==> design/flow/design.v <==
module alu_top (
    input             clk,
    input      [7:0]  a_in,
    input      [7:0]  b_in,
    input      [3:0]  command_in,
    input             oe,
    output reg [15:0] d_out
);
    reg [7:0] a_q, b_q;
    reg [3:0] cmd_q;
    reg       oe_q;
    wire [15:0] alu_out;
    always @(posedge clk) begin
        a_q   <= a_in;
        b_q   <= b_in;
        cmd_q <= command_in;
        oe_q  <= oe;
        d_out <= alu_out;
    end
    alu u_alu (.a_in(a_q), .b_in(b_q), .command_in(cmd_q), .oe(oe_q), .d_out(alu_out));
endmodule

module alu ( input [7:0]a_in,b_in,input [3:0]command_in,input oe,output [15:0]d_out);
	parameter 	ADD = 4'b0000,
				INC = 4'b0001,
				SUB =  4'b0010,
				DEC = 4'b0011,
				MUL = 4'b0100,
				DIV = 4'b0101,
				SHL = 4'b0110,
				SHR = 4'b0111,
				AND = 4'b1000,
				OR = 4'b1001,
				INV = 4'b1010,
				NAND = 4'b1011,
				NOR = 4'b1100,
				XOR = 4'b1101,
				XNOR = 4'b1110,
				BUF = 4'b1111;
	reg [15:0] out;
	always@(command_in,a_in,b_in)
		begin
			case(command_in)
				ADD : out = a_in+b_in;
				INC : out = a_in+1'b1;
				SUB : out = a_in-b_in;
				DEC : out = a_in-1'b1;
				MUL : out = a_in*b_in;
				DIV : out = (b_in == 8'd0) ? 16'hFFFF : a_in/b_in;
				SHL : out = a_in<<1;
				SHR : out = a_in>>1;
				AND : out = a_in&&b_in;
				OR : out = a_in||b_in;
				INV : out = !(a_in);
				NAND : out = ~(a_in&b_in);
				NOR : out = ~(a_in|b_in);
				XOR : out = a_in^b_in;
				XNOR : out = a_in~^b_in;
				BUF : out = a_in;
			endcase
		end
	assign d_out = (oe) ? out : 16'h0000;
endmodule  
==> design/flow/run.sh <==
#!/bin/bash
# the make line also repeats each setting of config.mk as NAME=value (left out here)
make -C /OpenROAD-flow-scripts/flow DESIGN_CONFIG=/design/flow/config.mk WORK_HOME=/design/flow/orfs CLKGATE_MAP_FILE= finish
==> design/flow/config.mk <==
export PLATFORM = sky130hd
export DESIGN_NAME = alu_top
export DESIGN_NICKNAME = alu_top
export VERILOG_FILES = /design/flow/design.v
export SDC_FILE = /design/flow/constraint.sdc
export NUM_CORES = 4
export LEC_CHECK = 0
export CAP_MARGIN = 40
export CORE_MARGIN = 2
export CORE_UTILIZATION = 70
export SETUP_SLACK_MARGIN = 2.67
export SLEW_MARGIN = 20
==> design/flow/constraint.sdc <==
create_clock -name core_clock -period 9.45 [get_ports {clk}]
set_input_delay 1.8900 -clock core_clock [delete_from_list [all_inputs] [get_ports {clk}]]
set_output_delay 1.8900 -clock core_clock [all_outputs]
set_load 0.01 [all_outputs]
==> impl_metrics.json, run 1 <==
{
  "status": "stopped before the end",
  "haltStage": "4_1_cts",
  "error": "[ERROR DPL-0038] Utilization greater than 100%, impossible to legalize",
  "common_cells": "ha_1, nor2_1, nand2_1, inv_1, a21oi_1",
  "num_io_pins": 38,
  "dp.cells": 1802,
  "synth_cells": 1313,
  "syn_area_mm2": 0.00996,
  "yosysUniqueCellTypes": 96,
  "place_hpwl_um": 32700,
  "dieWidth_um": 123,
  "postPlaceCellArea_mm2": 0.0132,
  "xor_area_share_pct": 6.15,
  "rows": 43,
  "chipArea_mm2": 0.0152,
  "yosysWarnings": 2,
  "ys_cells": 1313,
  "globalplace.congestion": 1.02,
  "ys_area_mm2": 0.00996,
  "simple_gate_area_share_pct": 22.1,
  "synth-main-ff-cell": "dfxtp_1",
  "core_area_mm2": 0.0139,
  "edf_count": 0,
  "syn_area_per_cell_um2": 7.59,
  "initCoreUtil_pct": 71.8,
  "ys_seq_share_pct": 7.43,
  "top_area_cell": "ha_1",
  "topCombFamilyByArea": "adder cells",
  "synth_top_area_share_pct": 21.7,
  "synthArstFlopShare_pct": 0,
  "ys_top_cells_by_area": "ha_1, fa_1, dfxtp_1",
  "fa_ha_area_share_pct": 29.5,
  "synth.cellmix.compoundShare_pct": 24.1,
  "numPortBuffers": 37,
  "die_h_um": 123,
  "ys.flops": 37,
  "most_common_cell": "ha_1",
  "synthMuxAreaShare_pct": 5.12
}
[per-stage QoR]
stage | setup WS [ns] | hold WS [ns]
after global placement | -12.19 | 0.596
after floorplan | -13.68 | 0.602
after detailed placement | -13.98 | 0.637
==> inputs of run 2 (changes only) <==
Settings changed: ABC_AREA from default to 1, CORE_ASPECT_RATIO from default to 1.05, CTS_CLUSTER_DIAMETER from default to 354, HOLD_SLACK_MARGIN from default to 0.29, PLACE_DENSITY from default to 0.64, SETUP_SLACK_MARGIN 2.67 to -0.95, SLEW_MARGIN 20 to 40.
Clock period 9.45 ns to 21.1 ns, I/O delays scaled along.
==> run 2 against run 1 <==
Against the previous run:
- the flow stops in 5_1_grt
- synthesized cell count increased by 22%
- synthesized area increased by 2.5%
- die area increased by 2.4%
==> impl_metrics.json, run 2 <==
{
  "status": "stopped before the end",
  "haltStage": "5_1_grt",
  "error": "[ERROR GRT-0116] Global routing finished with congestion. Check the congestion regions in the DRC Viewer.",
  "top_area_cell": "ha_1",
  "syn_area_mm2": 0.0102,
  "num_io_pins": 38,
  "ys_cells": 1597,
  "grt_use_total_pct": 65.1,
  "common_cells": "nand2_1, inv_1, ha_1, nor2_1, o21ai_0",
  "ys_seq_share_pct": 7.25,
  "globalplace.congestion": 1.08,
  "edf_count": 0,
  "post-place-ws_ns": -2.32,
  "fa_ha_area_share_pct": 28.6,
  "ys.flops": 37,
  "ys_area_mm2": 0.0102,
  "clockRootBuffer": "clkbuf_16",
  "yosysUniqueCellTypes": 60,
  "rows": 45,
  "synth_top_area_share_pct": 21.2,
  "dieWidth_um": 122,
  "numCtsBuffers": 5,
  "cts_sinks": 37,
  "yosysWarnings": 2,
  "topCombFamilyByArea": "simple AND/OR/NAND/NOR gates",
  "chipArea_mm2": 0.0156,
  "place_hpwl_um": 27800,
  "synthMuxAreaShare_pct": 0,
  "synth-main-ff-cell": "dfxtp_1",
  "numPortBuffers": 37,
  "most_common_cell": "nand2_1",
  "htreeDepth": 2,
  "ctsLongestPathBuffers": 2,
  "initCoreUtil_pct": 71.2,
  "die_h_um": 128,
  "synthArstFlopShare_pct": 0,
  "xor_area_share_pct": 5.57,
  "synth.cellmix.compoundShare_pct": 15.5,
  "syn_area_per_cell_um2": 6.40,
  "ys_top_cells_by_area": "ha_1, nand2_1, inv_1",
  "grt_overflow_total": 2,
  "simple_gate_area_share_pct": 30.4,
  "core_area_mm2": 0.0144,
  "synth_cells": 1597
}
-- run 2: repair_timing --
item / 4_1_cts
buffers inserted: 35
hold buffers: 0
setup endpoints to repair: 1
pin swaps: 41
resized: 54
gates cloned: 3
endpoints found under the hold margin: 0
-- run 2: per-stage QoR --
| stage | std cells | area, um2 |
|---|---|---|
| after CTS | 2107 | 13500 |
| after detailed placement | 2064 | 12900 |
| after global placement | 2064 | 12900 |
| after floorplan | 1604 | 10600 |
-- run 2: per-layer routing --
| metal | overflow | global-route usage [%] |
|---|---|---|
| met1 | 0 | 65.1 |
| met2 | 1 | 89.6 |
| met3 | 0 | 39.8 |
| met4 | 1 | 65.7 |
| met5 | 0 | 3.29 |
==> inputs of run 3 (changes only) <==
Settings changed: ABC_AREA 1 to 0, CAP_MARGIN 40 to 0, CELL_PAD_IN_SITES_DETAIL_PLACEMENT from default to 2, CELL_PAD_IN_SITES_GLOBAL_PLACEMENT from default to 2, CORE_ASPECT_RATIO 1.05 to 0.87, CORE_UTILIZATION 70 to 55, CTS_CLUSTER_DIAMETER 354 to 137, CTS_CLUSTER_SIZE from default to 82, GPL_ROUTABILITY_DRIVEN from default to 0, GPL_TIMING_DRIVEN from default to 0, HOLD_SLACK_MARGIN 0.29 to 0.07, MAX_ROUTING_LAYER from default to met4, PLACE_DENSITY 0.64 to default, SETUP_SLACK_MARGIN -0.95 to 2.69, TNS_END_PERCENT from default to 80.
Clock period 21.1 ns to 22.4 ns, I/O delays scaled along.
==> run 3 against run 2 <==
Against the previous run:
- the flow stops in 3_1_place_gp_skip_io
- synthesized area down 2.5%
- die area up 23%
- synthesized cell count decreased by 18%
==> impl_metrics.json, run 3 <==
{
  "rows": 45,
  "synth_cells": 1313,
  "haltStage": "3_1_place_gp_skip_io",
  "syn_area_mm2": 0.00996,
  "synthArstFlopShare_pct": 0,
  "chipArea_mm2": 0.0192,
  "ys.flops": 37,
  "core_area_mm2": 0.0176,
  "simple_gate_area_share_pct": 22.1,
  "synth-main-ff-cell": "dfxtp_1",
  "synth.cellmix.compoundShare_pct": 24.1,
  "error": "[ERROR GPL-0301] Utilization 107.583 % exceeds 100%.",
  "syn_area_per_cell_um2": 7.59,
  "xor_area_share_pct": 6.15,
  "most_common_cell": "ha_1",
  "ys_top_cells_by_area": "ha_1, fa_1, dfxtp_1",
  "common_cells": "ha_1, nor2_1, nand2_1, inv_1, a21oi_1",
  "dieWidth_um": 148,
  "top_area_cell": "ha_1",
  "synth_top_area_share_pct": 21.7,
  "fa_ha_area_share_pct": 29.5,
  "die_h_um": 130,
  "topCombFamilyByArea": "adder cells",
  "ys_cells": 1313,
  "synthMuxAreaShare_pct": 5.12,
  "yosysUniqueCellTypes": 96,
  "ys_seq_share_pct": 7.43,
  "ys_area_mm2": 0.00996,
  "edf_count": 0,
  "initCoreUtil_pct": 56.5,
  "yosysWarnings": 2,
  "status": "stopped before the end"
}
==> inputs of run 4 (changes only) <==
Settings changed: ABC_AREA 0 to 1, CAP_MARGIN 0 to 5, CELL_PAD_IN_SITES_DETAIL_PLACEMENT 2 to default, CELL_PAD_IN_SITES_GLOBAL_PLACEMENT 2 to default, CORE_UTILIZATION 55 to 70, CTS_CLUSTER_DIAMETER 137 to 354, CTS_CLUSTER_SIZE 82 to default, GPL_ROUTABILITY_DRIVEN 0 to default, GPL_TIMING_DRIVEN 0 to default, HOLD_SLACK_MARGIN 0.07 to 0.29, MAX_ROUTING_LAYER met4 to default, SETUP_SLACK_MARGIN 2.69 to -1.96, TNS_END_PERCENT 80 to default.
Clock period 22.4 ns to 20.4 ns, I/O delays scaled along.
==> run 4 against run 3 <==
Against the previous run:
- the run fails in 4_1_cts
- die area fell by 19%
- synthesized cell count up 22%
- synthesized area up 2.5%
==> impl_metrics.json, run 4 <==
{
  "status": "stopped before the end",
  "haltStage": "4_1_cts",
  "error": "[ERROR DPL-0038] Utilization greater than 100%, impossible to legalize",
  "yosysUniqueCellTypes": 60,
  "rows": 41,
  "num_io_pins": 38,
  "edf_count": 0,
  "simple_gate_area_share_pct": 30.4,
  "ys_seq_share_pct": 7.25,
  "ys_top_cells_by_area": "ha_1, nand2_1, inv_1",
  "core_area_mm2": 0.0144,
  "place_hpwl_um": 30700,
  "chipArea_mm2": 0.0156,
  "synth-main-ff-cell": "dfxtp_1",
  "syn_area_per_cell_um2": 6.40,
  "postPlaceCellArea_mm2": 0.0132,
  "synth_top_area_share_pct": 21.2,
  "synthArstFlopShare_pct": 0,
  "ys_cells": 1597,
  "most_common_cell": "nand2_1",
  "numPortBuffers": 37,
  "topCombFamilyByArea": "simple AND/OR/NAND/NOR gates",
  "dieWidth_um": 134,
  "common_cells": "nand2_1, inv_1, ha_1, nor2_1, o21ai_0",
  "globalplace.congestion": 1.09,
  "die_h_um": 117,
  "synth.cellmix.compoundShare_pct": 15.5,
  "dp.cells": 2106,
  "xor_area_share_pct": 5.57,
  "yosysWarnings": 2,
  "initCoreUtil_pct": 71.1,
  "synth_cells": 1597,
  "ys.flops": 37,
  "post-place-ws_ns": -3.44,
  "top_area_cell": "ha_1",
  "synthMuxAreaShare_pct": 0,
  "fa_ha_area_share_pct": 28.6,
  "syn_area_mm2": 0.0102,
  "ys_area_mm2": 0.0102
}
==> inputs of run 5 (changes only) <==
Settings changed: ABC_AREA 1 to default, CAP_MARGIN 5 to 20, CORE_ASPECT_RATIO 0.87 to default, CORE_UTILIZATION 70 to 39, CTS_CLUSTER_DIAMETER 354 to default, HOLD_SLACK_MARGIN 0.29 to default, SETUP_SLACK_MARGIN -1.96 to default, SLEW_MARGIN 40 to 20.
Clock period 20.4 ns to 32.0 ns, I/O delays scaled along.
==> run 5 against run 4 <==
Against the previous run:
- now clean on timing, DRC and antenna
- die area is 72% higher
- synthesized area is 2.5% lower
- synthesized cell count is 18% lower
==> impl_metrics.json, run 5 <==
{
  "synth-main-ff-cell": "dfxtp_1",
  "start_kind": "register",
  "max_freq_ghz": 0.0348,
  "worst-path-buf-inv": 4,
  "hold_class": "register to register",
  "nFillCells": 2643,
  "ys_area_mm2": 0.00996,
  "path_clk_slew_ns": 0.06,
  "dieWidth_um": 164,
  "first_iter_violations": 719,
  "most_common_cell": "ha_1",
  "post_cts_resized": 0,
  "crit_end": "d_out[0]",
  "ys_seq_share_pct": 7.43,
  "syn_area_per_cell_um2": 7.59,
  "drv_cap": 0,
  "slew_violations": 0,
  "rr_startpoint": "b_q[2]",
  "insertion_delay_ns": 0.29,
  "min_period_ns": 28.70,
  "initCoreUtil_pct": 39.7,
  "crit_required_ns": 32.17,
  "rsz0062_at_grt": "false",
  "ctsLongestPathBuffers": 2,
  "syn_area_mm2": 0.00996,
  "startpoint": "b_q[2]",
  "finalCritPeriodShare_pct": 89.7,
  "grt_pass1_wl_um": 47100,
  "first_pass_iters": 5,
  "num_io_pins": 38,
  "crit_type": "register to register",
  "cp-end-kind": "register",
  "simple_gate_area_share_pct": 22.1,
  "drcViolationCount": 0,
  "ys_cells": 1313,
  "dp.cells": 1667,
  "cpPeakStageDelay_ns": 0.77,
  "xor_area_share_pct": 6.15,
  "r2r-end": "d_out[0]",
  "postCtsSetupBuffers": 0,
  "warning_count": 47,
  "place_hpwl_um": 22300,
  "finalHoldViolations": 0,
  "worstMarginPinSlew_ns": 1.02,
  "cpMaxStageDelayCell": "nor2_1",
  "synthMuxAreaShare_pct": 5.12,
  "synthArstFlopShare_pct": 0,
  "layout.cells.non_filler": 1674,
  "yosysUniqueCellTypes": 96,
  "fa_ha_area_share_pct": 29.5,
  "grt_pass1_vias": 9224,
  "cp_common_cell": "o21a_1",
  "synth_top_area_share_pct": 21.7,
  "fin_skew_ns": 0.00866,
  "ys_top_cells_by_area": "ha_1, fa_1, dfxtp_1",
  "cp_top_family": "AND-OR/OR-AND gates",
  "ys.flops": 37,
  "hold_depth": 1,
  "htreeDepth": 2,
  "setup_violations": 0,
  "globalplace.congestion": 0.897,
  "chipArea_mm2": 0.0268,
  "num_antenna_cells": 0,
  "die_h_um": 164,
  "vias": 9651,
  "topCombFamilyByArea": "adder cells",
  "core_area_mm2": 0.0251,
  "rows": 58,
  "top_area_cell": "ha_1",
  "yosysWarnings": 2,
  "ff2ff_path_depth": 117,
  "finalSetupTns_ns": 0,
  "clockRootBuffer": "clkbuf_16",
  "numCtsBuffers": 5,
  "grt_use_total_pct": 21.8,
  "antenna_found_initial": 0,
  "r2r_slack_ns": 3.30,
  "grt_max_degree": 37,
  "cts-hold-fix-buffers": 0,
  "syn2layout_area_growth_pct": 9.61,
  "status": "no timing/DRC/antenna violations",
  "ant_nets": 0,
  "synth_cells": 1313,
  "worstPathMaxFanout": 21,
  "detail_route.wl_per_cell_um": 17.3,
  "cp.arrival_ns": 28.87,
  "slew_headroom_pct": 31.3,
  "common_cells": "ha_1, nor2_1, nand2_1, inv_1, a21oi_1",
  "routed_wl_um": 29000,
  "finalNetCount": 1577,
  "hold_path_startpoint": "oe_q",
  "grt_overflow_total": 0,
  "worst-path-stages": 117,
  "numPortBuffers": 37,
  "synth.cellmix.compoundShare_pct": 24.1,
  "routed_via_density": 5.77,
  "cts_tree": "done",
  "cts_sinks": 37,
  "hold_end": "d_out[6]",
  "edf_count": 0
}
run 5: stage by stage:
stage          hold slack [ns]  instance area, um2  setup slack [ns]  util [%]
2_1_floorplan            0.602                9990              6.02         -
3_3_place_gp             0.613               10800              4.13      42.9
3_5_place_dp             0.616               10800              3.67      42.9
4_1_cts                  0.623               10900              3.57      43.5
5_1_grt                  0.674               10900             0.962      43.5
6_report                 0.624               10900              3.30      43.5
run 5: final cells by class:
cell class / instances / area [um2] / share of cell area [%]
multi-input cells: 1139 / 8700 / 79.7
clock buffers: 7 / 143 / 1.31
well taps: 330 / 413 / 3.78
flip-flops and latches: 37 / 741 / 6.78
repair buffers: 61 / 551 / 5.04
inverters: 100 / 375 / 3.44
run 5: routing by layer:
| layer | share of wire, % | GRT usage (%) | vias up |
|---|---|---|---|
| met5 | 0 | 0 | - |
| met4 | 2.8 | 6.30 | 0 |
| met3 | 5.3 | 2.20 | 61 |
| met2 | 46 | 37.1 | 297 |
| met1 | 46 | 29.1 | 4492 |
| li1 | - | - | 4801 |
==> inputs of run 6 (changes only) <==
Settings changed: CORE_UTILIZATION 39 to 40, SETUP_SLACK_MARGIN from default to 2.89.
Clock period 32.0 ns to 23.5 ns, I/O delays scaled along.
==> run 6 against run 5 <==
Against the previous run:
- still clean
- clock skew shrank 0.0013 ns
- register-to-register slack lost 2.3 ns
- synthesized cell count is the same
- final area grew 22%
- routed wire length grew 14%
- critical path type unchanged
- highest routed layer unchanged
==> impl_metrics.json, run 6 <==
{
  "initCoreUtil_pct": 40.9,
  "slew_headroom_pct": 41.5,
  "dp.cells": 1690,
  "dieWidth_um": 162,
  "crit_required_ns": 23.68,
  "xor_area_share_pct": 6.15,
  "cp_top_family": "AND-OR/OR-AND gates",
  "drcViolationCount": 0,
  "cpMaxStageDelayCell": "mux2_2",
  "finalSetupTns_ns": 0,
  "worst-path-buf-inv": 7,
  "routed_via_density": 5.68,
  "insertion_delay_ns": 0.30,
  "synthArstFlopShare_pct": 0,
  "globalplace.congestion": 0.915,
  "finalHoldViolations": 0,
  "worstPathMaxFanout": 8,
  "grt_pass1_vias": 10400,
  "top_area_cell": "ha_1",
  "synthMuxAreaShare_pct": 5.12,
  "hold_class": "register to register",
  "first_iter_violations": 775,
  "syn2layout_area_growth_pct": 33.2,
  "grt_use_total_pct": 25.0,
  "common_cells": "ha_1, nor2_1, nand2_1, inv_1, a21oi_1",
  "finalCritPeriodShare_pct": 95.8,
  "ys_area_mm2": 0.00996,
  "grt_overflow_total": 0,
  "fa_ha_area_share_pct": 29.5,
  "ys.flops": 37,
  "cpPeakStageDelay_ns": 0.41,
  "max_freq_ghz": 0.0444,
  "detail_route.wl_per_cell_um": 17.8,
  "utilization_pct": 54.4,
  "synth-main-ff-cell": "dfxtp_1",
  "ff2ff_path_depth": 118,
  "ys_cells": 1313,
  "htreeDepth": 2,
  "core_area_mm2": 0.0244,
  "syn_area_mm2": 0.00996,
  "grt_pass1_wl_um": 53200,
  "slew_violations": 0,
  "finalNetCount": 1763,
  "start_kind": "register",
  "rows": 57,
  "ys_seq_share_pct": 7.43,
  "vias": 10500,
  "cp_common_cell": "o21a_1",
  "synth_cells": 1313,
  "cts_tree": "done",
  "edf_count": 0,
  "warning_count": 50,
  "routed_wl_um": 33100,
  "synth.cellmix.compoundShare_pct": 24.1,
  "place_hpwl_um": 23500,
  "min_period_ns": 22.50,
  "fin_skew_ns": 0.00739,
  "chipArea_mm2": 0.0262,
  "worst-path-stages": 118,
  "ctsLongestPathBuffers": 2,
  "path_clk_slew_ns": 0.07,
  "startpoint": "b_q[2]",
  "status": "no timing/DRC/antenna violations",
  "synth_top_area_share_pct": 21.7,
  "cp.arrival_ns": 22.68,
  "syn_area_per_cell_um2": 7.59,
  "numCtsBuffers": 5,
  "num_io_pins": 38,
  "hold_end": "d_out[8]",
  "topCombFamilyByArea": "adder cells",
  "crit_type": "register to register",
  "grt_max_degree": 37,
  "cp-end-kind": "register",
  "worstMarginPinSlew_ns": 0.877,
  "numPortBuffers": 37,
  "r2r_slack_ns": 1.0,
  "die_h_um": 162,
  "drv_cap": 0,
  "crit_end": "d_out[0]",
  "yosysUniqueCellTypes": 96,
  "rsz0062_at_grt": "true",
  "rr_startpoint": "b_q[2]",
  "hold_depth": 2,
  "yosysWarnings": 2,
  "ant_nets": 0,
  "most_common_cell": "ha_1",
  "setup_violations": 0,
  "simple_gate_area_share_pct": 22.1,
  "layout.cells.non_filler": 1856,
  "r2r-end": "d_out[0]",
  "nFillCells": 2230,
  "ys_top_cells_by_area": "ha_1, fa_1, dfxtp_1",
  "first_pass_iters": 6,
  "antenna_found_initial": 0,
  "hold_path_startpoint": "oe_q",
  "clockRootBuffer": "clkbuf_16",
  "cts_sinks": 37
}
[run 6: layout make-up]
cell class	count	area, um2	share of cell area [%]
clock buffers	5	125	0.942
repair buffers	247	2030	15.3
diodes	1	2.50	0.0188
well taps	324	405	3.05
clock inverters	3	45.0	0.339
multi-input cells	1139	9530	71.8
inverters	100	390	2.94
flip-flops and latches	37	752	5.66
[run 6: per-layer routing]
metal | wire length, um | GRT usage (%)
met5 | 0 | 0
met4 | 1100 | 8.85
met3 | 1730 | 2.04
met2 | 15700 | 43.3
met1 | 14500 | 32.5
[run 6: through the flow]
| stage | cell area [um2] | setup slack, ns | hold WS [ns] |
|---|---|---|---|
| floorplan | 10500 | 0.364 | 0.602 |
| global placement | 11400 | 0.221 | 0.624 |
| detailed placement | 11400 | -0.146 | 0.614 |
| CTS | 12900 | 1.59 | 0.637 |
| global route | 13300 | -0.137 | 0.688 |
| finish | 13300 | 0.995 | 0.645 |
[run 6: what timing repair did]
action                                  CTS  global route
gates resized                            73            25
pin swaps                                78            87
hold buffers                              0             0
hold endpoints to repair                  0             0
endpoints found under the setup margin    2             2
buffers inserted                        123            34
==> inputs of run 7 (changes only) <==
Settings changed: CORE_MARGIN 2 to 7, CORE_UTILIZATION 40 to 63, CTS_CLUSTER_DIAMETER from default to 307, CTS_CLUSTER_SIZE from default to 97, PLACE_DENSITY_LB_ADDON from default to 0.06, SETUP_SLACK_MARGIN 2.89 to -2.0, SLEW_MARGIN 20 to 0, TNS_END_PERCENT from default to 10.
Clock period 23.5 ns to 24.0 ns, I/O delays scaled along.
==> run 7 against run 6 <==
Against the previous run:
- now fails the layout checks on negative setup slack
- routed wire length shrank 12%
- worst setup slack lost 1.5 ns
- largest cell class unchanged
- first-iteration DRC count rose by 9.8%
- final cell count shrank 13%
- register-to-register slack worse by 1.5 ns
- sequential cell count unchanged
- critical endpoint unchanged
- non-clock buffer count decreased by 134
- synthesized cell count did not move
==> impl_metrics.json, run 7 <==
{
  "status": "failed layout checks",
  "so.violations": "negative setup slack",
  "ys_top_cells_by_area": "ha_1, fa_1, dfxtp_1",
  "ff2ff_path_depth": 118,
  "r2r_slack_ns": -0.54,
  "ant_nets": 0,
  "insertion_delay_ns": 0.29,
  "cp_common_cell": "o21a_1",
  "first_pass_iters": 8,
  "die_h_um": 140,
  "grt_use_total_pct": 28.1,
  "edf_count": 0,
  "finalHoldViolations": 0,
  "drv_cap": 0,
  "rr_startpoint": "b_q[0]",
  "syn_area_mm2": 0.00996,
  "core_area_mm2": 0.0153,
  "cp-end-kind": "register",
  "warning_count": 47,
  "postPlaceCellArea_mm2": 0.0109,
  "detail_route.wl_per_cell_um": 18.0,
  "worstPathMaxFanout": 13,
  "worstMarginPinSlew_ns": 1.06,
  "cts-hold-fix-buffers": 0,
  "vias": 10100,
  "finalNetCount": 1630,
  "grt_overflow_total": 0,
  "syn2layout_area_growth_pct": 13.7,
  "grt_pass1_wl_um": 46100,
  "min_period_ns": 24.54,
  "routed_wl_um": 29000,
  "cp_top_family": "AND-OR/OR-AND gates",
  "synth_top_area_share_pct": 21.7,
  "clockRootBuffer": "clkbuf_16",
  "topCombFamilyByArea": "adder cells",
  "antenna_found_initial": 0,
  "simple_gate_area_share_pct": 22.1,
  "max_freq_ghz": 0.0407,
  "rows": 45,
  "grt_pass1_vias": 9379,
  "cpMaxStageDelayCell": "o41ai_2",
  "synth_cells": 1313,
  "ys_area_mm2": 0.00996,
  "fin_skew_ns": 0.00357,
  "htreeDepth": 2,
  "grt_max_degree": 37,
  "num_antenna_cells": 0,
  "finalCritPeriodShare_pct": 102,
  "place_hpwl_um": 22300,
  "numPortBuffers": 37,
  "crit_required_ns": 24.17,
  "ys_cells": 1313,
  "utilization_pct": 74.0,
  "synthArstFlopShare_pct": 0,
  "cpPeakStageDelay_ns": 0.49,
  "hold_depth": 1,
  "hold_path_startpoint": "oe_q",
  "initCoreUtil_pct": 65.1,
  "path_clk_slew_ns": 0.06,
  "nFillCells": 1263,
  "slew_headroom_pct": 29.5,
  "setup_violations": 1,
  "hold_end": "d_out[6]",
  "xor_area_share_pct": 6.15,
  "fa_ha_area_share_pct": 29.5,
  "cts_tree": "done",
  "syn_area_per_cell_um2": 7.59,
  "slew_violations": 0,
  "most_common_cell": "ha_1",
  "worst-path-stages": 118,
  "top_area_cell": "ha_1",
  "holdWs_ns": 0.661,
  "synth.cellmix.compoundShare_pct": 24.1,
  "start_kind": "register",
  "ys_seq_share_pct": 7.43,
  "globalplace.congestion": 0.966,
  "cp.arrival_ns": 24.71,
  "final_cell_area_mm2": 0.0113,
  "hold_class": "register to register",
  "yosysWarnings": 2,
  "first_iter_violations": 851,
  "crit_end": "d_out[0]",
  "yosysUniqueCellTypes": 96,
  "num_io_pins": 38,
  "ctsLongestPathBuffers": 2,
  "worst-path-buf-inv": 10,
  "routed_via_density": 6.27,
  "chipArea_mm2": 0.0195,
  "crit_type": "register to register",
  "dieWidth_um": 140,
  "synth-main-ff-cell": "dfxtp_1",
  "common_cells": "ha_1, nor2_1, nand2_1, inv_1, a21oi_1",
  "r2r-end": "d_out[0]",
  "drcViolationCount": 0,
  "finalSetupTns_ns": -0.542,
  "ys.flops": 37,
  "cts_sinks": 37,
  "synthMuxAreaShare_pct": 5.12,
  "numCtsBuffers": 5,
  "startpoint": "b_q[0]",
  "setup_slack_ns": -0.542
}
[run 7: timing repair]
| item | in CTS | in global routing |
|---|---|---|
| endpoints found under the setup margin | 0 | 1 |
| setup buffers | 0 | 18 |
| hold endpoints to repair | 0 | 0 |
| gates resized | 0 | 31 |
[run 7: layer usage]
layer  global-route usage [%]  up-vias  share of wire (%)
met2                     47.7      385                 46
met4                     7.64        0                2.7
met1                     36.8     4726                 43
li1                         -     4908                  -
met5                        0        -                  0
met3                     3.80       77                7.5
[run 7: cell type report]
class	instances	area, um2	area share [%]
Timing Repair Buffer	113	938	8.29
Clock buffer	5	125	1.10
Multi-Input combinational cell	1140	8840	78.0
Sequential cell	37	741	6.54
Inverter	100	375	3.31
Tap cell	211	264	2.33
Clock inverter	3	43.8	0.387
[run 7: through the flow]
step                instances  setup slack, ns
floorplan                1320            -1.98
finish                   1609           -0.542
detailed placement       1582           -0.847
CTS                      1590           -0.960
global placement         1581          -0.0409
global route             1609            -2.34
==> inputs of run 8 (changes only) <==
Settings changed: CAP_MARGIN 20 to 5, CORE_MARGIN 7 to 2, CORE_UTILIZATION 63 to 70, CTS_CLUSTER_DIAMETER 307 to default, CTS_CLUSTER_SIZE 97 to default, PLACE_DENSITY_LB_ADDON 0.06 to default, SETUP_SLACK_MARGIN -2.0 to 2.75, SLEW_MARGIN 0 to 20, TNS_END_PERCENT 10 to default.
Clock period 24.0 ns to 10.6 ns, I/O delays scaled along.
==> run 8 against run 7 <==
Against the previous run:
- the run now fails in 4_1_cts
- die area fell by 22%
- synthesized cell count unchanged
- synthesized area is the same
==> impl_metrics.json, run 8 <==
{
  "synthArstFlopShare_pct": 0,
  "edf_count": 0,
  "synth_cells": 1313,
  "core_area_mm2": 0.0139,
  "ys_top_cells_by_area": "ha_1, fa_1, dfxtp_1",
  "dieWidth_um": 123,
  "place_hpwl_um": 32900,
  "numPortBuffers": 37,
  "syn_area_mm2": 0.00996,
  "error": "[ERROR DPL-0038] Utilization greater than 100%, impossible to legalize",
  "dp.cells": 1804,
  "common_cells": "ha_1, nor2_1, nand2_1, inv_1, a21oi_1",
  "ys_cells": 1313,
  "most_common_cell": "ha_1",
  "ys_area_mm2": 0.00996,
  "synth_top_area_share_pct": 21.7,
  "simple_gate_area_share_pct": 22.1,
  "yosysUniqueCellTypes": 96,
  "synth-main-ff-cell": "dfxtp_1",
  "ys_seq_share_pct": 7.43,
  "top_area_cell": "ha_1",
  "globalplace.congestion": 1.10,
  "xor_area_share_pct": 6.15,
  "fa_ha_area_share_pct": 29.5,
  "chipArea_mm2": 0.0152,
  "status": "stopped before the end",
  "yosysWarnings": 2,
  "synthMuxAreaShare_pct": 5.12,
  "postPlaceCellArea_mm2": 0.0132,
  "ys.flops": 37,
  "topCombFamilyByArea": "adder cells",
  "haltStage": "4_1_cts",
  "die_h_um": 123,
  "num_io_pins": 38,
  "syn_area_per_cell_um2": 7.59,
  "synth.cellmix.compoundShare_pct": 24.1,
  "initCoreUtil_pct": 71.8,
  "rows": 43
}
[run 8: through the flow]
step           setup slack [ns]  hold slack (ns)
2_1_floorplan            -12.53            0.602
3_3_place_gp             -10.95            0.606
3_5_place_dp             -12.93            0.650
==> inputs of run 9 (changes only) <==
Settings changed: CAP_MARGIN 5 to 40, CORE_UTILIZATION 70 to 72, PLACE_DENSITY from default to 0.95, SETUP_SLACK_MARGIN 2.75 to -0.7.
Clock period 10.6 ns to 22.4 ns, I/O delays scaled along.
==> run 9 against run 8 <==
Against the previous run:
- synthesized cell count stayed put
- synthesized area stayed put
- die area decreased by 2.7%
- the flow stops in 5_1_grt
==> impl_metrics.json, run 9 <==
{
  "cts_sinks": 37,
  "edf_count": 0,
  "numPortBuffers": 37,
  "ys_seq_share_pct": 7.43,
  "grt_use_total_pct": 78.2,
  "ys_top_cells_by_area": "ha_1, fa_1, dfxtp_1",
  "synth-main-ff-cell": "dfxtp_1",
  "ctsLongestPathBuffers": 2,
  "initCoreUtil_pct": 74.4,
  "yosysWarnings": 2,
  "synthArstFlopShare_pct": 0,
  "fa_ha_area_share_pct": 29.5,
  "most_common_cell": "ha_1",
  "yosysUniqueCellTypes": 96,
  "topCombFamilyByArea": "adder cells",
  "rows": 42,
  "chipArea_mm2": 0.0148,
  "ys_area_mm2": 0.00996,
  "common_cells": "ha_1, nor2_1, nand2_1, inv_1, a21oi_1",
  "syn_area_per_cell_um2": 7.59,
  "status": "stopped before the end",
  "htreeDepth": 2,
  "numCtsBuffers": 5,
  "ys_cells": 1313,
  "top_area_cell": "ha_1",
  "xor_area_share_pct": 6.15,
  "error": "[ERROR GRT-0232] Routing congestion too high. Check the congestion heatmap in the GUI.",
  "core_area_mm2": 0.0134,
  "place_hpwl_um": 25000,
  "synth_cells": 1313,
  "grt_overflow_total": 54,
  "syn_area_mm2": 0.00996,
  "clockRootBuffer": "clkbuf_16",
  "die_h_um": 122,
  "simple_gate_area_share_pct": 22.1,
  "synthMuxAreaShare_pct": 5.12,
  "globalplace.congestion": 1.04,
  "haltStage": "5_1_grt",
  "dieWidth_um": 122,
  "synth.cellmix.compoundShare_pct": 24.1,
  "synth_top_area_share_pct": 21.7,
  "num_io_pins": 38,
  "ys.flops": 37,
  "cts-hold-fix-buffers": 0
}
[run 9: layer usage]
metal | track usage, % | GRT overflow
met5 | 33.7 | 0
met2 | 92.7 | 27
met4 | 80.9 | 26
met3 | 67.0 | 1
met1 | 75.9 | 0
[run 9: through the flow]
step | hold slack [ns] | setup TNS (ns) | cell area (um2) | instances | setup WS, ns
after floorplan | 0.602 | -0.855 | 10400 | 1320 | -0.855
after global placement | 0.609 | -0.0450 | 11300 | 1555 | -0.0450
after detailed placement | 0.638 | -1.16 | 11300 | 1556 | -1.16
after CTS | 0.650 | -0.685 | 11800 | 1594 | -0.685
[run 9: timing repair]
action / in CTS
pin swaps: 20
gates resized: 22
buffers inserted: 31
endpoints found under the setup margin: 1
==> inputs of run 10 (changes only) <==
Settings changed: ABC_AREA from default to 1, CAP_MARGIN 40 to 15, CORE_ASPECT_RATIO from default to 0.87, CORE_MARGIN 2 to 3, CORE_UTILIZATION 72 to 70, CTS_CLUSTER_DIAMETER from default to 220, MAX_ROUTING_LAYER from default to met4, PLACE_DENSITY 0.95 to default, PLACE_DENSITY_LB_ADDON from default to 0.07, SETUP_SLACK_MARGIN -0.7 to 1.38, SLEW_MARGIN 20 to 40.
Clock period 22.4 ns to 10.4 ns, I/O delays scaled along.
==> run 10 against run 9 <==
Against the previous run:
- the run fails in 4_1_cts
- synthesized area grew 2.5%
- synthesized cell count is 22% higher
- die area increased by 8.7%
==> impl_metrics.json, run 10 <==
{
  "post-place-ws_ns": -13.98,
  "ys_cells": 1597,
  "num_io_pins": 38,
  "ys_seq_share_pct": 7.25,
  "fa_ha_area_share_pct": 28.6,
  "place_hpwl_um": 35400,
  "globalplace.congestion": 1.15,
  "error": "[ERROR DPL-0038] Utilization greater than 100%, impossible to legalize",
  "ys_top_cells_by_area": "ha_1, nand2_1, inv_1",
  "dp.cells": 2128,
  "top_area_cell": "ha_1",
  "edf_count": 0,
  "chipArea_mm2": 0.0161,
  "synth_cells": 1597,
  "ys.flops": 37,
  "status": "stopped before the end",
  "numPortBuffers": 37,
  "simple_gate_area_share_pct": 30.4,
  "topCombFamilyByArea": "simple AND/OR/NAND/NOR gates",
  "xor_area_share_pct": 5.57,
  "dieWidth_um": 136,
  "core_area_mm2": 0.0141,
  "synth_top_area_share_pct": 21.2,
  "haltStage": "4_1_cts",
  "postPlaceCellArea_mm2": 0.0135,
  "syn_area_mm2": 0.0102,
  "rows": 40,
  "synth.cellmix.compoundShare_pct": 15.5,
  "die_h_um": 119,
  "yosysWarnings": 2,
  "initCoreUtil_pct": 72.6,
  "common_cells": "nand2_1, inv_1, ha_1, nor2_1, o21ai_0",
  "syn_area_per_cell_um2": 6.40,
  "synthArstFlopShare_pct": 0,
  "synthMuxAreaShare_pct": 0,
  "synth-main-ff-cell": "dfxtp_1",
  "ys_area_mm2": 0.0102,
  "most_common_cell": "nand2_1",
  "yosysUniqueCellTypes": 60
}
==> inputs of run 11 (changes only) <==
Settings changed: ABC_AREA 1 to default, CAP_MARGIN 15 to 20, CORE_ASPECT_RATIO 0.87 to default, CORE_MARGIN 3 to 2, CORE_UTILIZATION 70 to 59, CTS_CLUSTER_DIAMETER 220 to default, MAX_ROUTING_LAYER met4 to default, PLACE_DENSITY_LB_ADDON 0.07 to default, SETUP_SLACK_MARGIN 1.38 to 4.15, SLEW_MARGIN 40 to 20.
Clock period 10.4 ns to 16.3 ns, I/O delays scaled along.
==> run 11 against run 10 <==
Against the previous run:
- now fails the layout checks on negative setup slack
- die area rose by 12%
- synthesized area fell by 2.5%
- synthesized cell count fell by 18%
==> impl_metrics.json, run 11 <==
{
  "status": "failed layout checks",
  "so.violations": "negative setup slack",
  "synthMuxAreaShare_pct": 5.12,
  "routed_via_density": 7.13,
  "yosysUniqueCellTypes": 96,
  "layout.cells.non_filler": 1974,
  "num_io_pins": 38,
  "worst-path-stages": 120,
  "synthArstFlopShare_pct": 0,
  "initCoreUtil_pct": 60.3,
  "r2r_slack_ns": -9.48,
  "dieWidth_um": 134,
  "cp.arrival_ns": 25.93,
  "most_common_cell": "ha_1",
  "cts_tree": "done",
  "post-place-ws_ns": -6.13,
  "numPortBuffers": 37,
  "ctsLongestPathBuffers": 2,
  "insertion_delay_ns": 0.29,
  "yosysWarnings": 2,
  "ant_nets": 0,
  "htreeDepth": 2,
  "drcViolationCount": 0,
  "cp_common_cell": "o21a_1",
  "setup_slack_ns": -9.48,
  "rr_startpoint": "b_q[1]",
  "synth_cells": 1313,
  "cp_top_family": "AND-OR/OR-AND gates",
  "antenna_found_initial": 10,
  "fa_ha_area_share_pct": 29.5,
  "cpPeakStageDelay_ns": 1.15,
  "worst-path-buf-inv": 17,
  "ys_top_cells_by_area": "ha_1, fa_1, dfxtp_1",
  "finalHoldViolations": 0,
  "first_iter_violations": 2446,
  "hold_path_startpoint": "oe_q",
  "ff2ff_path_depth": 120,
  "worstMarginPinSlew_ns": 1.37,
  "dp.cells": 1829,
  "globalplace.congestion": 0.987,
  "top_area_cell": "ha_1",
  "syn_area_per_cell_um2": 7.59,
  "crit_end": "d_out[0]",
  "start_kind": "register",
  "finalNetCount": 1984,
  "ys_seq_share_pct": 7.43,
  "core_area_mm2": 0.0165,
  "r2r-end": "d_out[0]",
  "detail_route.wl_per_cell_um": 26.3,
  "slew_violations": 0,
  "ys_area_mm2": 0.00996,
  "nFillCells": 688,
  "ys.flops": 37,
  "warning_count": 52,
  "syn2layout_area_growth_pct": 50.6,
  "chipArea_mm2": 0.0179,
  "die_h_um": 134,
  "startpoint": "b_q[1]",
  "first_pass_iters": 14,
  "synth_top_area_share_pct": 21.7,
  "crit_type": "register to register",
  "hold_class": "register to register",
  "utilization_pct": 90.8,
  "hold_depth": 2,
  "worstPathMaxFanout": 6,
  "numCtsBuffers": 5,
  "rsz0062_at_grt": "true",
  "synth-main-ff-cell": "dfxtp_1",
  "routed_wl_um": 52000,
  "fin_skew_ns": 0.00888,
  "grt_overflow_total": 0,
  "grt_pass1_wl_um": 63800,
  "clockRootBuffer": "clkbuf_16",
  "slew_headroom_pct": 7.72,
  "cts_sinks": 37,
  "syn_area_mm2": 0.00996,
  "holdWs_ns": 0.653,
  "topCombFamilyByArea": "adder cells",
  "max_freq_ghz": 0.0388,
  "synth.cellmix.compoundShare_pct": 24.1,
  "place_hpwl_um": 25800,
  "vias": 14100,
  "crit_required_ns": 16.45,
  "grt_pass1_vias": 12900,
  "finalCritPeriodShare_pct": 158,
  "edf_count": 0,
  "simple_gate_area_share_pct": 22.1,
  "cp-end-kind": "register",
  "ys_cells": 1313,
  "common_cells": "ha_1, nor2_1, nand2_1, inv_1, a21oi_1",
  "cts-hold-fix-buffers": 0,
  "xor_area_share_pct": 6.15,
  "path_clk_slew_ns": 0.07,
  "hold_end": "d_out[5]",
  "drv_cap": 0,
  "cpMaxStageDelayCell": "o31ai_1",
  "rows": 47,
  "grt_use_total_pct": 44.5,
  "grt_max_degree": 37,
  "setup_violations": 5,
  "min_period_ns": 25.78
}
==> run 11: cell type report <==
cell class / count / area [um2] / share of cell area (%)
tap: 220 / 275 / 1.83
sequential: 37 / 752 / 5.01
antenna: 2 / 5.00 / 0.0334
multi-input combinational: 1140 / 9740 / 64.9
clock inverter: 2 / 38.8 / 0.259
inverter: 100 / 390 / 2.60
clock buffer: 6 / 150 / 1.00
timing repair buffer: 467 / 3650 / 24.3
==> run 11: per-stage QoR <==
stage | setup TNS, ns | area [um2]
global placement | -11.47 | 13100
CTS | -12.62 | 14400
floorplan | -16.68 | 10500
finish | -26.22 | 15000
detailed placement | -14.10 | 13100
global route | -29.63 | 15000
==> run 11: timing repair <==
action | in CTS | in global routing
cloned | 1 | 0
gates resized | 52 | 74
buffers inserted | 101 | 33
pin swaps | 57 | 65
endpoints found under the setup margin | 6 | 6
==> run 11: routing by layer <==
metal | GRT usage (%) | up-vias | share of wire (%)
met5 | 0 | - | 0.43
met4 | 30.0 | 18 | 12
met3 | 10.1 | 724 | 16
met2 | 74.0 | 1437 | 41
met1 | 51.1 | 6276 | 32
li1 | - | 5618 | -
==> inputs of run 12 (changes only) <==
Settings changed: ABC_AREA from default to 1, CAP_MARGIN 20 to 15, CORE_ASPECT_RATIO from default to 0.87, CORE_UTILIZATION 59 to 72, CTS_CLUSTER_DIAMETER from default to 356, CTS_CLUSTER_SIZE from default to 80, MAX_ROUTING_LAYER from default to met4, PLACE_DENSITY_LB_ADDON from default to 0.01, SETUP_SLACK_MARGIN 4.15 to 1.38, SLEW_MARGIN 20 to 40.
Clock period 16.3 ns to 10.4 ns, I/O delays scaled along.
==> run 12 against run 11 <==
Against the previous run:
- the run now fails in 3_5_place_dp
- synthesized cell count up 22%
- die area fell by 16%
- synthesized area up 2.5%
==> impl_metrics.json, run 12 <==
{
  "common_cells": "nand2_1, inv_1, ha_1, nor2_1, o21ai_0",
  "syn_area_per_cell_um2": 6.40,
  "globalplace.congestion": 1.16,
  "synth_cells": 1597,
  "yosysWarnings": 2,
  "ys_cells": 1597,
  "initCoreUtil_pct": 74.0,
  "synthArstFlopShare_pct": 0,
  "error": "[ERROR DPL-0033] detailed placement checks failed during check placement.",
  "most_common_cell": "nand2_1",
  "synthMuxAreaShare_pct": 0,
  "status": "stopped before the end",
  "ys_area_mm2": 0.0102,
  "yosysUniqueCellTypes": 60,
  "haltStage": "3_5_place_dp",
  "ys_top_cells_by_area": "ha_1, nand2_1, inv_1",
  "edf_count": 0,
  "dieWidth_um": 132,
  "top_area_cell": "ha_1",
  "chipArea_mm2": 0.0152,
  "die_h_um": 115,
  "topCombFamilyByArea": "simple AND/OR/NAND/NOR gates",
  "syn_area_mm2": 0.0102,
  "ys.flops": 37,
  "core_area_mm2": 0.0138,
  "synth-main-ff-cell": "dfxtp_1",
  "synth_top_area_share_pct": 21.2,
  "ys_seq_share_pct": 7.25,
  "synth.cellmix.compoundShare_pct": 15.5,
  "rows": 40,
  "fa_ha_area_share_pct": 28.6,
  "num_io_pins": 38,
  "xor_area_share_pct": 5.57,
  "numPortBuffers": 37,
  "simple_gate_area_share_pct": 30.4
}
==> inputs of run 13 (changes only) <==
Settings changed: CAP_MARGIN 15 to 20, CORE_ASPECT_RATIO 0.87 to default, CTS_CLUSTER_DIAMETER 356 to default, CTS_CLUSTER_SIZE 80 to default, MAX_ROUTING_LAYER met4 to default, PLACE_DENSITY_LB_ADDON 0.01 to default, SETUP_SLACK_MARGIN 1.38 to default, SLEW_MARGIN 40 to 20.
Clock period 10.4 ns to 16.5 ns, I/O delays scaled along.
==> run 13 against run 12 <==
Against the previous run:
- the run fails in 4_1_cts
- synthesized area stayed put
- die area is essentially flat
- synthesized cell count unchanged
==> impl_metrics.json, run 13 <==
{
  "syn_area_mm2": 0.0102,
  "rows": 43,
  "ys_seq_share_pct": 7.25,
  "synth.cellmix.compoundShare_pct": 15.5,
  "synth-main-ff-cell": "dfxtp_1",
  "yosysUniqueCellTypes": 60,
  "haltStage": "4_1_cts",
  "globalplace.congestion": 1.11,
  "edf_count": 0,
  "top_area_cell": "ha_1",
  "syn_area_per_cell_um2": 6.40,
  "ys.flops": 37,
  "ys_area_mm2": 0.0102,
  "synthArstFlopShare_pct": 0,
  "status": "stopped before the end",
  "topCombFamilyByArea": "simple AND/OR/NAND/NOR gates",
  "die_h_um": 123,
  "ys_cells": 1597,
  "xor_area_share_pct": 5.57,
  "most_common_cell": "nand2_1",
  "ys_top_cells_by_area": "ha_1, nand2_1, inv_1",
  "synth_cells": 1597,
  "error": "[ERROR DPL-0038] Utilization greater than 100%, impossible to legalize",
  "fa_ha_area_share_pct": 28.6,
  "place_hpwl_um": 33600,
  "common_cells": "nand2_1, inv_1, ha_1, nor2_1, o21ai_0",
  "yosysWarnings": 2,
  "initCoreUtil_pct": 73.6,
  "chipArea_mm2": 0.0152,
  "simple_gate_area_share_pct": 30.4,
  "num_io_pins": 38,
  "synthMuxAreaShare_pct": 0,
  "core_area_mm2": 0.0139,
  "numPortBuffers": 37,
  "synth_top_area_share_pct": 21.2,
  "dieWidth_um": 123
}
run 13: stage by stage:
stage | area [um2] | setup WS, ns | TNS (ns) | cells
detailed placement | 13400 | -7.45 | -20.05 | 2111
global placement | 13400 | -5.16 | -12.03 | 2111
floorplan | 10600 | -6.58 | -16.54 | 1604
==> inputs of run 14 (changes only) <==
Settings changed: CORE_ASPECT_RATIO from default to 0.69, CTS_CLUSTER_DIAMETER from default to 396, CTS_CLUSTER_SIZE from default to 93, HOLD_SLACK_MARGIN from default to 0.29, SETUP_SLACK_MARGIN from default to 3.01, SLEW_MARGIN 20 to 40.
Clock period 16.5 ns to 9.95 ns, I/O delays scaled along.
==> run 14 against run 13 <==
Against the previous run:
- the flow again stops in 4_1_cts
- synthesized cell count unchanged
- die area increased by 0.11%
- synthesized area unchanged
==> impl_metrics.json, run 14 <==
{
  "ys_seq_share_pct": 7.25,
  "globalplace.congestion": 1.12,
  "top_area_cell": "ha_1",
  "status": "stopped before the end",
  "initCoreUtil_pct": 72.9,
  "error": "[ERROR DPL-0038] Utilization greater than 100%, impossible to legalize",
  "syn_area_mm2": 0.0102,
  "synthArstFlopShare_pct": 0,
  "core_area_mm2": 0.0140,
  "syn_area_per_cell_um2": 6.40,
  "dieWidth_um": 147,
  "ys_cells": 1597,
  "place_hpwl_um": 37400,
  "haltStage": "4_1_cts",
  "synth_top_area_share_pct": 21.2,
  "synth_cells": 1597,
  "fa_ha_area_share_pct": 28.6,
  "chipArea_mm2": 0.0152,
  "ys.flops": 37,
  "most_common_cell": "nand2_1",
  "num_io_pins": 38,
  "simple_gate_area_share_pct": 30.4,
  "synth-main-ff-cell": "dfxtp_1",
  "synthMuxAreaShare_pct": 0,
  "topCombFamilyByArea": "simple AND/OR/NAND/NOR gates",
  "common_cells": "nand2_1, inv_1, ha_1, nor2_1, o21ai_0",
  "die_h_um": 103,
  "ys_area_mm2": 0.0102,
  "numPortBuffers": 37,
  "xor_area_share_pct": 5.57,
  "yosysUniqueCellTypes": 60,
  "edf_count": 0,
  "rows": 36,
  "yosysWarnings": 2,
  "post-place-ws_ns": -14.50,
  "ys_top_cells_by_area": "ha_1, nand2_1, inv_1",
  "synth.cellmix.compoundShare_pct": 15.5
}
==> run 14: per-stage QoR <==
stage | area [um2] | instances
2_1_floorplan | 10600 | 1604
3_3_place_gp | 13500 | 2128
3_5_place_dp | 13500 | 2128
==> inputs of run 15 (changes only) <==
Settings changed: ABC_AREA 1 to 0, CAP_MARGIN 20 to 15, CORE_ASPECT_RATIO 0.69 to 0.87, CORE_MARGIN 2 to 3, CORE_UTILIZATION 72 to 70, CTS_CLUSTER_DIAMETER 396 to 137, CTS_CLUSTER_SIZE 93 to default, HOLD_SLACK_MARGIN 0.29 to default, MAX_ROUTING_LAYER from default to met4, PLACE_DENSITY from default to 0.57, SETUP_SLACK_MARGIN 3.01 to 2.21, SLEW_MARGIN 40 to 10.
Clock period 9.95 ns to 7.57 ns, I/O delays scaled along.
==> run 15 against run 14 <==
Against the previous run:
- the run again fails in 4_1_cts
- synthesized area fell by 2.5%
- synthesized cell count decreased by 18%
- die area is 3.5% higher
==> impl_metrics.json, run 15 <==
{
  "yosysWarnings": 2,
  "synth-main-ff-cell": "dfxtp_1",
  "ys_cells": 1313,
  "status": "stopped before the end",
  "simple_gate_area_share_pct": 22.1,
  "most_common_cell": "ha_1",
  "fa_ha_area_share_pct": 29.5,
  "die_h_um": 117,
  "ys_seq_share_pct": 7.43,
  "topCombFamilyByArea": "adder cells",
  "synth_cells": 1313,
  "top_area_cell": "ha_1",
  "postPlaceCellArea_mm2": 0.0132,
  "synth.cellmix.compoundShare_pct": 24.1,
  "syn_area_per_cell_um2": 7.59,
  "core_area_mm2": 0.0139,
  "haltStage": "4_1_cts",
  "common_cells": "ha_1, nor2_1, nand2_1, inv_1, a21oi_1",
  "ys_top_cells_by_area": "ha_1, fa_1, dfxtp_1",
  "dp.cells": 1803,
  "globalplace.congestion": 1.10,
  "num_io_pins": 38,
  "initCoreUtil_pct": 71.9,
  "post-place-ws_ns": -15.92,
  "edf_count": 0,
  "yosysUniqueCellTypes": 96,
  "synth_top_area_share_pct": 21.7,
  "chipArea_mm2": 0.0157,
  "place_hpwl_um": 33300,
  "numPortBuffers": 37,
  "xor_area_share_pct": 6.15,
  "error": "[ERROR DPL-0038] Utilization greater than 100%, impossible to legalize",
  "ys.flops": 37,
  "synthArstFlopShare_pct": 0,
  "ys_area_mm2": 0.00996,
  "rows": 40,
  "synthMuxAreaShare_pct": 5.12,
  "dieWidth_um": 134,
  "syn_area_mm2": 0.00996
}
run 15: per-stage QoR:
stage | hold WS [ns]
after floorplan | 0.602
after global placement | 0.643
after detailed placement | 0.651
==> inputs of run 16 (changes only) <==
Settings changed: ABC_AREA 0 to default, CAP_MARGIN 15 to 20, CORE_ASPECT_RATIO 0.87 to default, CORE_MARGIN 3 to 2, CORE_UTILIZATION 70 to 58, CTS_CLUSTER_DIAMETER 137 to default, MAX_ROUTING_LAYER met4 to default, PLACE_DENSITY 0.57 to default, SETUP_SLACK_MARGIN 2.21 to -0.7, SLEW_MARGIN 10 to 20.
Clock period 7.57 ns to 13.1 ns, I/O delays scaled along.
==> run 16 against run 15 <==
Against the previous run:
- the layout now fails its checks (negative setup slack)
- die area is 16% higher
- synthesized cell count unchanged
- synthesized area did not move
==> impl_metrics.json, run 16 <==
{
  "min_period_ns": 23.21,
  "ctsLongestPathBuffers": 2,
  "insertion_delay_ns": 0.29,
  "final_cell_area_mm2": 0.0145,
  "place_hpwl_um": 26000,
  "rsz0062_at_grt": "true",
  "top_area_cell": "ha_1",
  "r2r-end": "d_out[0]",
  "crit_type": "register to register",
  "nFillCells": 906,
  "ys_seq_share_pct": 7.43,
  "routed_via_density": 6.48,
  "setup_violations": 5,
  "hold_path_startpoint": "oe_q",
  "max_freq_ghz": 0.0431,
  "crit_required_ns": 13.27,
  "numPortBuffers": 37,
  "hold_end": "d_out[8]",
  "cp_top_family": "AND-OR/OR-AND gates",
  "synth_cells": 1313,
  "first_iter_violations": 1442,
  "slew_headroom_pct": 27.9,
  "most_common_cell": "ha_1",
  "rows": 47,
  "r2r_slack_ns": -10.11,
  "edf_count": 0,
  "synth-main-ff-cell": "dfxtp_1",
  "status": "failed layout checks",
  "cp.arrival_ns": 23.38,
  "start_kind": "register",
  "synth_top_area_share_pct": 21.7,
  "syn_area_per_cell_um2": 7.59,
  "slew_violations": 0,
  "so.violations": "negative setup slack",
  "syn_area_mm2": 0.00996,
  "grt_overflow_total": 0,
  "cp-end-kind": "register",
  "first_pass_iters": 6,
  "ff2ff_path_depth": 119,
  "cpPeakStageDelay_ns": 0.45,
  "fin_skew_ns": 0.00530,
  "cts_sinks": 37,
  "synth.cellmix.compoundShare_pct": 24.1,
  "chipArea_mm2": 0.0182,
  "worst-path-stages": 119,
  "worstMarginPinSlew_ns": 1.07,
  "core_area_mm2": 0.0167,
  "drv_cap": 0,
  "num_io_pins": 38,
  "fa_ha_area_share_pct": 29.5,
  "synthArstFlopShare_pct": 0,
  "grt_use_total_pct": 39.2,
  "yosysUniqueCellTypes": 96,
  "drcViolationCount": 0,
  "numCtsBuffers": 5,
  "hold_depth": 2,
  "postPlaceCellArea_mm2": 0.0132,
  "ys.flops": 37,
  "finalHoldViolations": 0,
  "ys_cells": 1313,
  "finalNetCount": 1948,
  "topCombFamilyByArea": "adder cells",
  "ys_top_cells_by_area": "ha_1, fa_1, dfxtp_1",
  "worst-path-buf-inv": 11,
  "initCoreUtil_pct": 59.7,
  "setup_slack_ns": -10.11,
  "detail_route.wl_per_cell_um": 21.2,
  "hold_class": "register to register",
  "synthMuxAreaShare_pct": 5.12,
  "cp_common_cell": "o21a_1",
  "rr_startpoint": "b_q[1]",
  "common_cells": "ha_1, nor2_1, nand2_1, inv_1, a21oi_1",
  "globalplace.congestion": 0.955,
  "vias": 12600,
  "warning_count": 52,
  "worstPathMaxFanout": 14,
  "syn2layout_area_growth_pct": 45.8,
  "cpMaxStageDelayCell": "o41a_1",
  "die_h_um": 135,
  "antenna_found_initial": 1,
  "ant_nets": 0,
  "routed_wl_um": 41100,
  "utilization_pct": 87.0,
  "post-place-ws_ns": -9.46,
  "startpoint": "b_q[1]",
  "finalCritPeriodShare_pct": 177,
  "clockRootBuffer": "clkbuf_16",
  "grt_pass1_wl_um": 57700,
  "grt_pass1_vias": 12000,
  "grt_max_degree": 37,
  "htreeDepth": 2,
  "yosysWarnings": 2,
  "simple_gate_area_share_pct": 22.1,
  "cts_tree": "done",
  "crit_end": "d_out[0]",
  "xor_area_share_pct": 6.15,
  "path_clk_slew_ns": 0.06,
  "ys_area_mm2": 0.00996,
  "dieWidth_um": 135
}
-- run 16: area by class of cell --
| class | instances | area, um2 | share of cell area (%) |
|---|---|---|---|
| Antenna cell | 1 | 2.50 | 0.0172 |
| Clock buffer | 7 | 143 | 0.981 |
| Tap cell | 220 | 275 | 1.89 |
| Sequential cell | 37 | 752 | 5.17 |
| Clock inverter | 1 | 30.0 | 0.207 |
| Inverter | 100 | 390 | 2.69 |
| Multi-Input combinational cell | 1139 | 9570 | 65.8 |
| Timing Repair Buffer | 432 | 3370 | 23.2 |
-- run 16: routing by layer --
layer	global-route usage [%]	part of all wire, %	up-vias
li1	-	-	5520
met1	48.4	37	5829
met2	68.0	46	899
met3	5.78	10	300
met4	16.7	6.5	2
met5	0	0.034	-
-- run 16: repair_timing --
item                       4_1_cts  5_1_grt
buffers inserted                65       30
setup endpoints to repair        5        5
hold endpoints to repair         0        0
hold buffers                     0        0
gates resized                   53       46
pin swaps                       40       41
-- run 16: through the flow --
| step | hold WS [ns] | TNS, ns | instances |
|---|---|---|---|
| 3_3_place_gp | 0.606 | -25.81 | 1833 |
| 6_report | 0.625 | -32.57 | 1937 |
| 2_1_floorplan | 0.602 | -31.82 | 1320 |
| 4_1_cts | 0.620 | -26.26 | 1906 |
| 5_1_grt | 0.652 | -35.21 | 1936 |
| 3_5_place_dp | 0.622 | -28.85 | 1833 |
==> inputs of run 17 (changes only) <==
Settings changed: ABC_AREA from default to 1, CORE_UTILIZATION 58 to 72, CTS_CLUSTER_DIAMETER from default to 396, CTS_CLUSTER_SIZE from default to 93, SETUP_SLACK_MARGIN -0.7 to 3.01.
Clock period 13.1 ns to 10.2 ns, I/O delays scaled along.
==> run 17 against run 16 <==
Against the previous run:
- the run now fails in 4_1_cts
- synthesized area grew 2.5%
- synthesized cell count grew 22%
- die area shrank 17%
==> impl_metrics.json, run 17 <==
{
  "status": "stopped before the end",
  "haltStage": "4_1_cts",
  "error": "[ERROR DPL-0038] Utilization greater than 100%, impossible to legalize",
  "synth_cells": 1597,
  "top_area_cell": "ha_1",
  "place_hpwl_um": 35300,
  "ys_seq_share_pct": 7.25,
  "syn_area_mm2": 0.0102,
  "synthArstFlopShare_pct": 0,
  "ys_cells": 1597,
  "syn_area_per_cell_um2": 6.40,
  "synth-main-ff-cell": "dfxtp_1",
  "die_h_um": 123,
  "ys_area_mm2": 0.0102,
  "numPortBuffers": 37,
  "ys_top_cells_by_area": "ha_1, nand2_1, inv_1",
  "core_area_mm2": 0.0139,
  "synthMuxAreaShare_pct": 0,
  "synth.cellmix.compoundShare_pct": 15.5,
  "dieWidth_um": 123,
  "ys.flops": 37,
  "yosysUniqueCellTypes": 60,
  "topCombFamilyByArea": "simple AND/OR/NAND/NOR gates",
  "edf_count": 0,
  "num_io_pins": 38,
  "xor_area_share_pct": 5.57,
  "most_common_cell": "nand2_1",
  "yosysWarnings": 2,
  "initCoreUtil_pct": 73.6,
  "rows": 43,
  "chipArea_mm2": 0.0152,
  "fa_ha_area_share_pct": 28.6,
  "common_cells": "nand2_1, inv_1, ha_1, nor2_1, o21ai_0",
  "globalplace.congestion": 1.14,
  "simple_gate_area_share_pct": 30.4,
  "synth_top_area_share_pct": 21.2
}
-- run 17: through the flow --
step / instance area (um2) / instances / setup slack (ns)
after floorplan: 10600 / 1604 / -12.88
after detailed placement: 13600 / 2131 / -14.17
after global placement: 13600 / 2131 / -11.45
==> inputs of run 18 (changes only) <==
Settings changed: CAP_MARGIN 20 to 0, CELL_PAD_IN_SITES_DETAIL_PLACEMENT from default to 1, CORE_ASPECT_RATIO from default to 0.77, CORE_UTILIZATION 72 to 70, CTS_CLUSTER_DIAMETER 396 to 188, CTS_CLUSTER_SIZE 93 to 11, GPL_TIMING_DRIVEN from default to 0, MIN_ROUTING_LAYER from default to met2, SETUP_SLACK_MARGIN 3.01 to 0.1.
Clock period 10.2 ns to 24.0 ns, I/O delays scaled along.
==> run 18 against run 17 <==
Against the previous run:
- the flow stops in 3_5_place_dp
- synthesized cell count is the same
- die area increased by 2.8%
- synthesized area unchanged
==> impl_metrics.json, run 18 <==
{
  "status": "stopped before the end",
  "haltStage": "3_5_place_dp",
  "error": "[ERROR DPL-0033] detailed placement checks failed during check placement.",
  "common_cells": "nand2_1, inv_1, ha_1, nor2_1, o21ai_0",
  "initCoreUtil_pct": 72.1,
  "synth-main-ff-cell": "dfxtp_1",
  "yosysUniqueCellTypes": 60,
  "edf_count": 0,
  "top_area_cell": "ha_1",
  "topCombFamilyByArea": "simple AND/OR/NAND/NOR gates",
  "synthMuxAreaShare_pct": 0,
  "ys_seq_share_pct": 7.25,
  "xor_area_share_pct": 5.57,
  "numPortBuffers": 37,
  "ys_area_mm2": 0.0102,
  "num_io_pins": 38,
  "yosysWarnings": 2,
  "core_area_mm2": 0.0142,
  "syn_area_mm2": 0.0102,
  "synth_cells": 1597,
  "chipArea_mm2": 0.0156,
  "simple_gate_area_share_pct": 30.4,
  "ys_top_cells_by_area": "ha_1, nand2_1, inv_1",
  "rows": 38,
  "synth.cellmix.compoundShare_pct": 15.5,
  "dieWidth_um": 142,
  "die_h_um": 110,
  "syn_area_per_cell_um2": 6.40,
  "ys_cells": 1597,
  "fa_ha_area_share_pct": 28.6,
  "synth_top_area_share_pct": 21.2,
  "most_common_cell": "nand2_1",
  "ys.flops": 37,
  "globalplace.congestion": 1.08,
  "synthArstFlopShare_pct": 0
}
run 18: through the flow:
stage                   cells  area (um2)  setup WS, ns  hold WS [ns]
after floorplan          1604       10300         0.103         0.438
after global placement   1821       10900         -3.20         0.587
